==> exp/indigo: inputs <==
// sin_cos
module sin_cos #(
	parameter	ASIZE	=	16,
	parameter	DSIZE	= 	16,
	parameter	RNUM	= 	16
)(
	input				clock 	,
	input [ASIZE-1:0]	angle   ,
	output[DSIZE-1:0]	cos		,
	output[DSIZE-1:0]	sin		
);
localparam	RSIZE	= (RNUM > 16)? 16 : RNUM;
localparam		Angle_45		= 45*2**     (1*ASIZE)	/90,			 
				Angle_26		= 26.5651*2**(1*ASIZE)	/90,       
				Angle_14		= 14.0362*2**(1*ASIZE)	/90,       
				Angle_7			= 7.1250*2** (1*ASIZE)	/90,        
				Angle_3			= 3.5763*2** (1*ASIZE)	/90,        
				Angle_1_7899	= 1.7899*2** (1*ASIZE)	/90,        
				Angle_0_8952	= 0.8952*2** (1*ASIZE)	/90,        
				Angle_0_4476	= 0.4476*2** (1*ASIZE)	/90,        
				Angle_0_2238	= 0.2238*2** (1*ASIZE)	/90,        
				Angle_0_1119	= 0.1119*2** (1*ASIZE)	/90,
				Angle_0_0560	= 0.0560*2** (1*ASIZE)	/90,
				Angle_0_0280	= 0.0280*2** (1*ASIZE)	/90,    	
                Angle_0_0140    = 0.0140*2** (1*ASIZE)	/90,
                Angle_0_0070    = 0.0070*2** (1*ASIZE)	/90,
                Angle_0_0035    = 0.0035*2** (1*ASIZE)	/90,
                Angle_0_0017    = 0.0017*2** (1*ASIZE)	/90,
                Angle_0_0009    = 0.0009*2** (1*ASIZE)	/90;
wire [ASIZE-1:0]	ANGLE [16:0];
assign	ANGLE [ 0]	= Angle_45				;    
assign	ANGLE [ 1]	= Angle_26	            ;
assign	ANGLE [ 2]	= Angle_14	            ;
assign	ANGLE [ 3]	= Angle_7		        ;
assign	ANGLE [ 4]	= Angle_3		        ;
assign	ANGLE [ 5]	= Angle_1_7899          ;
assign	ANGLE [ 6]	= Angle_0_8952          ;
assign	ANGLE [ 7]	= Angle_0_4476          ;
assign	ANGLE [ 8]	= Angle_0_2238          ;
assign	ANGLE [ 9]	= Angle_0_1119          ;
assign	ANGLE [10]	= Angle_0_0560          ;
assign	ANGLE [11]	= Angle_0_0280          ;
assign	ANGLE [12]	= Angle_0_0140          ;
assign	ANGLE [13]	= Angle_0_0070          ;
assign	ANGLE [14]	= Angle_0_0035          ;
assign	ANGLE [15]	= Angle_0_0017          ;
assign	ANGLE [16]	= Angle_0_0009          ;
wire[ASIZE-1:0]		angle_value	[RSIZE-1:0];
wire[ASIZE-1:0]		angle_rotate_result [RSIZE-1:0];	 
reg [RSIZE-1:0]		rotation_occure;
wire[RSIZE-1:0]		shift_en;			
assign	angle_value[0] = angle;
genvar II;
generate
for(II=0;II<RSIZE;II=II+1)begin:LOOP_BLOCK
rotation #(
	.DSIZE			(ASIZE)
)rotation_inst(
	.clock			(clock						),
	.rst_n          (1'b1						),
	.idata          (angle_value[II]			),
	.comp           (ANGLE[II]					),
  ...
clock: 4.52 ns
lec_check: 0
abc_area: 1
cap_margin: 20
core_margin: 2
core_utilization: 72
cts_cluster_diameter: 211
place_density_lb_addon: 0.05
setup_slack_margin: -0.42
slew_margin: 5
tns_end_percent: 5
run.sh (not shown) runs the stock make flow with config.mk's settings and CLKGATE_MAP_FILE=.
==> exp/juniper: changes against exp/indigo <==
- ABC_AREA: 1 -> default
- CTS_CLUSTER_DIAMETER: 211 -> default
- PLACE_DENSITY: default -> 0.38
- PLACE_DENSITY_LB_ADDON: 0.05 -> default
- SETUP_SLACK_MARGIN: -0.42 -> default
- SLEW_MARGIN: 5 -> 20
- TNS_END_PERCENT: 5 -> default
==> flow/constraint.sdc (replaced) <==
create_clock -name core_clock -period 4.83 [get_ports {clock}]
set_input_delay 0.9660 -clock core_clock [delete_from_list [all_inputs] [get_ports {clock}]]
set_output_delay 0.9660 -clock core_clock [all_outputs]
set_load 0.01 [all_outputs]
==> exp/onyx: changes against exp/indigo <==
- SETUP_SLACK_MARGIN: -0.42 -> 1.39
- TNS_END_PERCENT: 5 -> default
==> flow/constraint.sdc (replaced) <==
create_clock -name core_clock -period 4.86 [get_ports {clock}]
set_input_delay 0.9720 -clock core_clock [delete_from_list [all_inputs] [get_ports {clock}]]
set_output_delay 0.9720 -clock core_clock [all_outputs]
set_load 0.01 [all_outputs]
==> comparison <==
- exp/indigo finished but failed the layout checks on setup timing. exp/onyx stopped in global routing (5_1_grt) with ODB-0269. exp/juniper reached the layout checks and failed them: setup timing.
- Against exp/juniper, the synthesized area of exp/indigo is higher by 9.4%.
- Between exp/indigo and exp/juniper, the lower non-clock buffer count is in exp/juniper (gap 2).
- Of exp/indigo and exp/juniper, exp/indigo has the higher via count (gap 26%, measured against exp/juniper).
- Of exp/juniper and exp/indigo, exp/indigo has the higher fmax (gap 14%, measured against exp/indigo).
- Of exp/juniper and exp/indigo, exp/indigo has the higher first-iteration DRC count (gap 47%, measured against exp/indigo).
- Synthesized cell count is the same in exp/onyx and exp/indigo.
- In exp/onyx the die area is higher than in exp/juniper, by 9.3%.

---

==> inputs of trial 51 <==
==> flow/design.v <==
`timescale 1ns/1ps
module rotation #(
	parameter DSIZE		= 16
)(
	input				clock,
	input				rst_n,
	input [DSIZE-1:0]	idata,
	input [DSIZE-1:0]	comp,
	output[DSIZE-1:0]	odata,
	output				cmp_rel			 
);
reg [DSIZE-1:0]	data_reg;
always@(posedge clock,negedge rst_n)
	if(~rst_n)	data_reg	<= {DSIZE{1'b0}};
	else begin
		if(comp > idata)
				data_reg	<= idata;
		else	data_reg	<= idata - comp;
	end   
reg 			cmp_reg;
always@(posedge clock)
	cmp_reg		<= !(comp > idata);
assign	odata	= data_reg;
assign	cmp_rel	= cmp_reg;
endmodule
`timescale 1ns/1ps
module shift_add #(
	parameter	DSIZE	= 16,
	parameter	SNUM	= 0
)(
	input				clock	,
	input				en		,
	input [DSIZE-1:0]	X       ,
	input [DSIZE-1:0]	Y       ,
	output[DSIZE-1:0]	Z       
);
reg [DSIZE:0]		data;
always@(posedge clock)
	if(en)	data	<= X + (Y>>SNUM);
	else	data	<= X;
assign	Z = data[DSIZE]? {DSIZE{1'b1}} : data[DSIZE-1:0];
endmodule
`timescale 1ns/1ps
module shift_sub #(
	parameter	DSIZE	= 16,
	parameter	SNUM
)(
	input				clock	,
	input				en		,
	input [DSIZE-1:0]	X		,
	input [DSIZE-1:0]	Y		,
	output[DSIZE-1:0]	Z
);
reg [DSIZE:0]	data;
always@(posedge clock)
	if(en)	data	<= X - (Y>>SNUM);
	else	data	<= X;
assign	Z	= data[DSIZE]? {DSIZE{1'b0}} : data[DSIZE-1:0];
endmodule
`timescale 1ns/1ps
module collect_cos #(
	parameter		DSIZE	= 16,
	parameter		SEL		= 16
)(
	input				clock	,
	input				en		,
	input [DSIZE-1:0]	X		,
	output[DSIZE-1:0]	Y
);
localparam		CSIZE	= DSIZE;
localparam		COS_45_000		=  0.7071 * 2**CSIZE,      
                COS_26_565      =  0.8944 * 2**CSIZE,
                COS_14_036      =  0.9701 * 2**CSIZE,
                COS_7_1250      =  0.9923 * 2**CSIZE,
                COS_3_5763      =  0.9981 * 2**CSIZE,
                COS_1_7899      =  0.9995 * 2**CSIZE,
                COS_0_8952      =  0.9999 * 2**CSIZE,
                COS_0_4476      =  1.0000 * 2**CSIZE,
                COS_0_2238      =  1.0000 * 2**CSIZE,
                COS_0_1119      =  1.0000 * 2**CSIZE,
                COS_0_0560      =  1.0000 * 2**CSIZE,
                COS_0_0280      =  1.0000 * 2**CSIZE,
                COS_0_0140      =  1.0000 * 2**CSIZE,
                COS_0_0070      =  1.0000 * 2**CSIZE,
                COS_0_0035      =  1.0000 * 2**CSIZE,
                COS_0_0017      =  1.0000 * 2**CSIZE,
	            COS_0_0009	    =  1.0000 * 2**CSIZE;
wire [CSIZE:0]	cos_cf [16:0]	;
assign	cos_cf[ 0]	= COS_45_000		;
assign	cos_cf[ 1]	= COS_26_565		;
assign	cos_cf[ 2]	= COS_14_036		;
assign	cos_cf[ 3]	= COS_7_1250		;
assign	cos_cf[ 4]	= COS_3_5763		;
assign	cos_cf[ 5]	= COS_1_7899		;
assign	cos_cf[ 6]	= COS_0_8952		;
assign	cos_cf[ 7]	= COS_0_4476		;
assign	cos_cf[ 8]	= COS_0_2238		;
assign	cos_cf[ 9]	= COS_0_1119		;
assign	cos_cf[10]	= COS_0_0560		;
assign	cos_cf[11]	= COS_0_0280		;
assign	cos_cf[12]	= COS_0_0140		;
assign	cos_cf[13]	= COS_0_0070		;
assign	cos_cf[14]	= COS_0_0035		;
assign	cos_cf[15]	= COS_0_0017		;
assign	cos_cf[16]	= COS_0_0009		;
localparam [4:0]	SM = (SEL > 16)? 16 : SEL; 
reg [DSIZE+CSIZE-1:0]		mul_data;
always@(posedge clock)
	case(SM)
	5'd0	: mul_data	<= en? X * cos_cf[ 0]	: X << CSIZE ;
	5'd1    : mul_data	<= en? X * cos_cf[ 1]   : X << CSIZE ;
    5'd2    : mul_data	<= en? X * cos_cf[ 2]   : X << CSIZE ;
    5'd3    : mul_data	<= en? X * cos_cf[ 3]   : X << CSIZE ;
    5'd4    : mul_data	<= en? X * cos_cf[ 4]   : X << CSIZE ;
    5'd5    : mul_data	<= en? X * cos_cf[ 5]   : X << CSIZE ;
    5'd6    : mul_data	<= en? X * cos_cf[ 6]   : X << CSIZE ;
    5'd7    : mul_data	<= en? X * cos_cf[ 7]   : X << CSIZE ;
    5'd8    : mul_data	<= en? X * cos_cf[ 8]   : X << CSIZE ;
    5'd9    : mul_data	<= en? X * cos_cf[ 9]   : X << CSIZE ;
    5'd10   : mul_data	<= en? X * cos_cf[10]   : X << CSIZE ;
    5'd11   : mul_data	<= en? X * cos_cf[11]   : X << CSIZE ;
    5'd12   : mul_data	<= en? X * cos_cf[12]   : X << CSIZE ;
    5'd13   : mul_data	<= en? X * cos_cf[13]   : X << CSIZE ;
    5'd14   : mul_data	<= en? X * cos_cf[14]   : X << CSIZE ;
	5'd15   : mul_data	<= en? X * cos_cf[15]   : X << CSIZE ;
	5'd16   : mul_data	<= en? X * cos_cf[16]   : X << CSIZE ;  
	default : mul_data	<= X << DSIZE;
	endcase
assign	Y = mul_data[CSIZE+DSIZE-1-:DSIZE];
endmodule
`timescale 1ns/1ps
module sin_cos #(
	parameter	ASIZE	=	16,
	parameter	DSIZE	= 	16,
	parameter	RNUM	= 	16
)(
	input				clock 	,
	input [ASIZE-1:0]	angle   ,
	output[DSIZE-1:0]	cos		,
	output[DSIZE-1:0]	sin		
);
localparam	RSIZE	= (RNUM > 16)? 16 : RNUM;
localparam		Angle_45		= 45*2**     (1*ASIZE)	/90,			 
				Angle_26		= 26.5651*2**(1*ASIZE)	/90,       
				Angle_14		= 14.0362*2**(1*ASIZE)	/90,       
				Angle_7			= 7.1250*2** (1*ASIZE)	/90,        
				Angle_3			= 3.5763*2** (1*ASIZE)	/90,        
				Angle_1_7899	= 1.7899*2** (1*ASIZE)	/90,        
				Angle_0_8952	= 0.8952*2** (1*ASIZE)	/90,        
				Angle_0_4476	= 0.4476*2** (1*ASIZE)	/90,        
				Angle_0_2238	= 0.2238*2** (1*ASIZE)	/90,        
				Angle_0_1119	= 0.1119*2** (1*ASIZE)	/90,
				Angle_0_0560	= 0.0560*2** (1*ASIZE)	/90,
				Angle_0_0280	= 0.0280*2** (1*ASIZE)	/90,    	
                Angle_0_0140    = 0.0140*2** (1*ASIZE)	/90,
                Angle_0_0070    = 0.0070*2** (1*ASIZE)	/90,
                Angle_0_0035    = 0.0035*2** (1*ASIZE)	/90,
                Angle_0_0017    = 0.0017*2** (1*ASIZE)	/90,
                Angle_0_0009    = 0.0009*2** (1*ASIZE)	/90;
wire [ASIZE-1:0]	ANGLE [16:0];
assign	ANGLE [ 0]	= Angle_45				;    
assign	ANGLE [ 1]	= Angle_26	            ;
assign	ANGLE [ 2]	= Angle_14	            ;
assign	ANGLE [ 3]	= Angle_7		        ;
assign	ANGLE [ 4]	= Angle_3		        ;
assign	ANGLE [ 5]	= Angle_1_7899          ;
assign	ANGLE [ 6]	= Angle_0_8952          ;
assign	ANGLE [ 7]	= Angle_0_4476          ;
assign	ANGLE [ 8]	= Angle_0_2238          ;
assign	ANGLE [ 9]	= Angle_0_1119          ;
assign	ANGLE [10]	= Angle_0_0560          ;
assign	ANGLE [11]	= Angle_0_0280          ;
assign	ANGLE [12]	= Angle_0_0140          ;
assign	ANGLE [13]	= Angle_0_0070          ;
assign	ANGLE [14]	= Angle_0_0035          ;
assign	ANGLE [15]	= Angle_0_0017          ;
assign	ANGLE [16]	= Angle_0_0009          ;
wire[ASIZE-1:0]		angle_value	[RSIZE-1:0];
wire[ASIZE-1:0]		angle_rotate_result [RSIZE-1:0];	 
reg [RSIZE-1:0]		rotation_occure;
wire[RSIZE-1:0]		shift_en;			
assign	angle_value[0] = angle;
genvar II;
generate
for(II=0;II<RSIZE;II=II+1)begin:LOOP_BLOCK
rotation #(
	.DSIZE			(ASIZE)
)rotation_inst(
	.clock			(clock						),
	.rst_n          (1'b1						),
	.idata          (angle_value[II]			),
	.comp           (ANGLE[II]					),
	.odata          (angle_rotate_result[II]	),
	.cmp_rel		(shift_en[II]				)
);
if(II != (RSIZE-1))begin
assign	angle_value[II+1]	= angle_rotate_result[II];
end
end
endgenerate
wire[DSIZE:0]	xcoords_value 	[RSIZE-1:0];
wire[DSIZE:0]	ycoords_value	[RSIZE-1:0];
wire[DSIZE:0]	x_shift_result [RSIZE-1:0];
wire[DSIZE:0]	y_shift_result [RSIZE-1:0];
assign	xcoords_value[0]	= 1'b1<<DSIZE;
assign	ycoords_value[0]	= {DSIZE{1'b0}};
generate
for (II = 0;II<RSIZE;II=II+1)begin:SHIFT_BLOCK
shift_sub #(
	.DSIZE		(DSIZE+1		),
	.SNUM 		(II				)
)shift_sub_inst(
	.clock		(clock					),
	.en			(shift_en[II]           ),
	.X			(xcoords_value[II]          ),
	.Y			(ycoords_value[II]          ),
	.Z      	(x_shift_result[II]   )
);
shift_add #(
	.DSIZE		(DSIZE+1		),
	.SNUM 		(II				)
)shift_add_inst(
	.clock		(clock					),
	.en			(shift_en[II]           ),
	.X			(ycoords_value[II]          ),
	.Y			(xcoords_value[II]          ),
	.Z      	(y_shift_result[II]   )
);
if(II != (RSIZE-1))begin
assign	ycoords_value[II+1] = y_shift_result[II];
assign	xcoords_value[II+1]	= x_shift_result[II];
end
end
endgenerate
wire[DSIZE-1:0]		cos_coeff [RSIZE-1:0];
wire[DSIZE-1:0]		cos_coeff_result [RSIZE-1:0];
assign	cos_coeff[0]	= {DSIZE{1'b1}};
generate
for(II=0;II<RSIZE;II=II+1)begin:COS_COEFF_BLOCK
collect_cos #(
	.DSIZE			(DSIZE		),
	.SEL			(II			)
)collect_cos_inst(
	.clock			(clock					),
	.en				(shift_en[II]           ),
	.X				(cos_coeff[II]          ),
	.Y      		(cos_coeff_result[II]   )
);
if(II != (RSIZE-1))begin
assign	 cos_coeff[II+1] = cos_coeff_result[II];
end
end
endgenerate
reg [DSIZE+DSIZE:0]		X_reg,Y_reg;
always@(posedge clock)begin
	X_reg	<=  cos_coeff_result[RSIZE-1][DSIZE-1:0] *  x_shift_result[RSIZE-1][DSIZE-:(DSIZE+1)]; 
	Y_reg	<=  cos_coeff_result[RSIZE-1][DSIZE-1:0] *  y_shift_result[RSIZE-1][DSIZE-:(DSIZE+1)]; 
end
assign	cos	= X_reg[DSIZE+DSIZE-1-:DSIZE];
assign	sin	= Y_reg[DSIZE+DSIZE-1-:DSIZE];
endmodule
==> flow/run.sh <==
#!/bin/bash
# the make line also repeats each setting of config.mk as NAME=value (left out here)
make -C /OpenROAD-flow-scripts/flow DESIGN_CONFIG=/design/flow/config.mk WORK_HOME=/design/flow/orfs CLKGATE_MAP_FILE= finish
==> flow/config.mk <==
export PLATFORM = sky130hd
export DESIGN_NAME = sin_cos
export DESIGN_NICKNAME = sin_cos
export VERILOG_FILES = /design/flow/design.v
export SDC_FILE = /design/flow/constraint.sdc
export NUM_CORES = 4
export LEC_CHECK = 0
export ABC_AREA = 1
export CAP_MARGIN = 20
export CORE_ASPECT_RATIO = 0.75
export CORE_MARGIN = 2
export CORE_UTILIZATION = 40
export CTS_CLUSTER_DIAMETER = 27
export GPL_ROUTABILITY_DRIVEN = 0
export SLEW_MARGIN = 40
==> flow/constraint.sdc <==
create_clock -name core_clock -period 6.5 [get_ports {clock}]
set_input_delay 1.3000 -clock core_clock [delete_from_list [all_inputs] [get_ports {clock}]]
set_output_delay 1.3000 -clock core_clock [all_outputs]
set_load 0.01 [all_outputs]
==> build 20: changes against trial 51 <==
CAP_MARGIN = 35   (was 20)
CORE_ASPECT_RATIO = default   (was 0.75)
CORE_UTILIZATION = 72   (was 40)
CTS_CLUSTER_DIAMETER = 103   (was 27)
CTS_CLUSTER_SIZE = 40   (was default)
GPL_ROUTABILITY_DRIVEN = default   (was 0)
SETUP_SLACK_MARGIN = -0.33   (was default)
SLEW_MARGIN = 20   (was 40)
==> flow/constraint.sdc (replaced) <==
create_clock -name core_clock -period 4.26 [get_ports {clock}]
set_input_delay 0.8520 -clock core_clock [delete_from_list [all_inputs] [get_ports {clock}]]
set_output_delay 0.8520 -clock core_clock [all_outputs]
set_load 0.01 [all_outputs]
==> trial 3: changes against trial 51 <==
ABC_AREA = default   (was 1)
CORE_ASPECT_RATIO = default   (was 0.75)
CORE_UTILIZATION = 72   (was 40)
CTS_CLUSTER_DIAMETER = default   (was 27)
CTS_CLUSTER_SIZE = 74   (was default)
GPL_ROUTABILITY_DRIVEN = default   (was 0)
PLACE_DENSITY_LB_ADDON = 0.0   (was default)
SETUP_SLACK_MARGIN = 1.63   (was default)
SLEW_MARGIN = 20   (was 40)
==> flow/constraint.sdc (replaced) <==
create_clock -name core_clock -period 5.63 [get_ports {clock}]
set_input_delay 1.1260 -clock core_clock [delete_from_list [all_inputs] [get_ports {clock}]]
set_output_delay 1.1260 -clock core_clock [all_outputs]
set_load 0.01 [all_outputs]
==> build 73: changes against trial 51 <==
CORE_ASPECT_RATIO = default   (was 0.75)
CORE_UTILIZATION = 70   (was 40)
CTS_CLUSTER_DIAMETER = default   (was 27)
GPL_ROUTABILITY_DRIVEN = default   (was 0)
SETUP_SLACK_MARGIN = 1.14   (was default)
SLEW_MARGIN = 20   (was 40)
==> flow/constraint.sdc (replaced) <==
create_clock -name core_clock -period 6.55 [get_ports {clock}]
set_input_delay 1.3100 -clock core_clock [delete_from_list [all_inputs] [get_ports {clock}]]
set_output_delay 1.3100 -clock core_clock [all_outputs]
set_load 0.01 [all_outputs]
==> results <==
| metric | trial 51 | build 20 | build 73 | trial 3 |
|---|---|---|---|---|
| Max incr delay on CP | 560 ps | - | 550 ps | 620 ps |
| Hold Crit Depth | 0 | - | 0 | 0 |
| Most common cell on crit path | sky130_fd_sc_hd__fa_1 | - | sky130_fd_sc_hd__fa_1 | sky130_fd_sc_hd__fa_1 |
| Final Critical Period | 6189 ps | - | 5467 ps | 6362 ps |
| Area share of fa/ha/maj cells after synthesis | 0.3447 | 0.3447 | 0.3447 | 0.3773 |
| CP startpoint | SHIFT_BLOCK[15].shift_sub_inst.data[17] | - | COS_COEFF_BLOCK[15].collect_cos_inst.mul_data[24] | SHIFT_BLOCK[15].shift_add_inst.data[17] |
| Largest fanout on the critical path | 17 | - | 14 | 7 |
| Taps Inserted | 2831 | - | 1637 | 1414 |
| Arrival time reported for the critical path endpoint | 6820 ps | - | 6130 ps | 6920 ps |
| Diodes inserted | 1 | - | 0 | 1 |
| Placed instance area | 0.09036 mm2 | 0.09615 mm2 | 0.08897 mm2 | 0.08497 mm2 |
| Status | no timing/DRC/antenna violations | stopped before the end | no timing/DRC/antenna violations | complete, but fails checks |
| Last stage reached | - | 5_1_grt | - | - |
| Violated checks | - | - | - | negative setup slack |
| Placement Setup Slack | 309.0 ps | -1116 ps | 624.4 ps | -952.6 ps |
| Final HPWL DP | 181700 um | 198900 um | 183100 um | 146200 um |
| Insertion Delay late pin | 860 ps | - | 760 ps | 720 ps |
| Start point of the worst min-delay path | COS_COEFF_BLOCK[7].collect_cos_inst.mul_data[25] | - | COS_COEFF_BLOCK[9].collect_cos_inst.mul_data[16] | LOOP_BLOCK[5].rotation_inst.data_reg[0] |
| Antenna-violating nets left | 0 | - | 0 | 0 |
| Number of gates on the worst path with buffers counted | 21 | - | 22 | 23 |
| Routed met3 length | 16280 um | - | 17280 um | 9774 um |
| Worst clock skew | 131.1 ps | - | 84.54 ps | 62.15 ps |
| Placement Rows | 147 | 127 | 129 | 121 |
| Vertical extent of the die | 407 um | 350.8 um | 355.8 um | 335.5 um |
| DRC viols | 0 | - | 0 | 0 |
| Area of the die | 0.2203 mm2 | 0.1231 mm2 | 0.1266 mm2 | 0.1126 mm2 |
| Top-area cell type share of the netlist area | 0.2242 | 0.2242 | 0.2242 | 0.2454 |
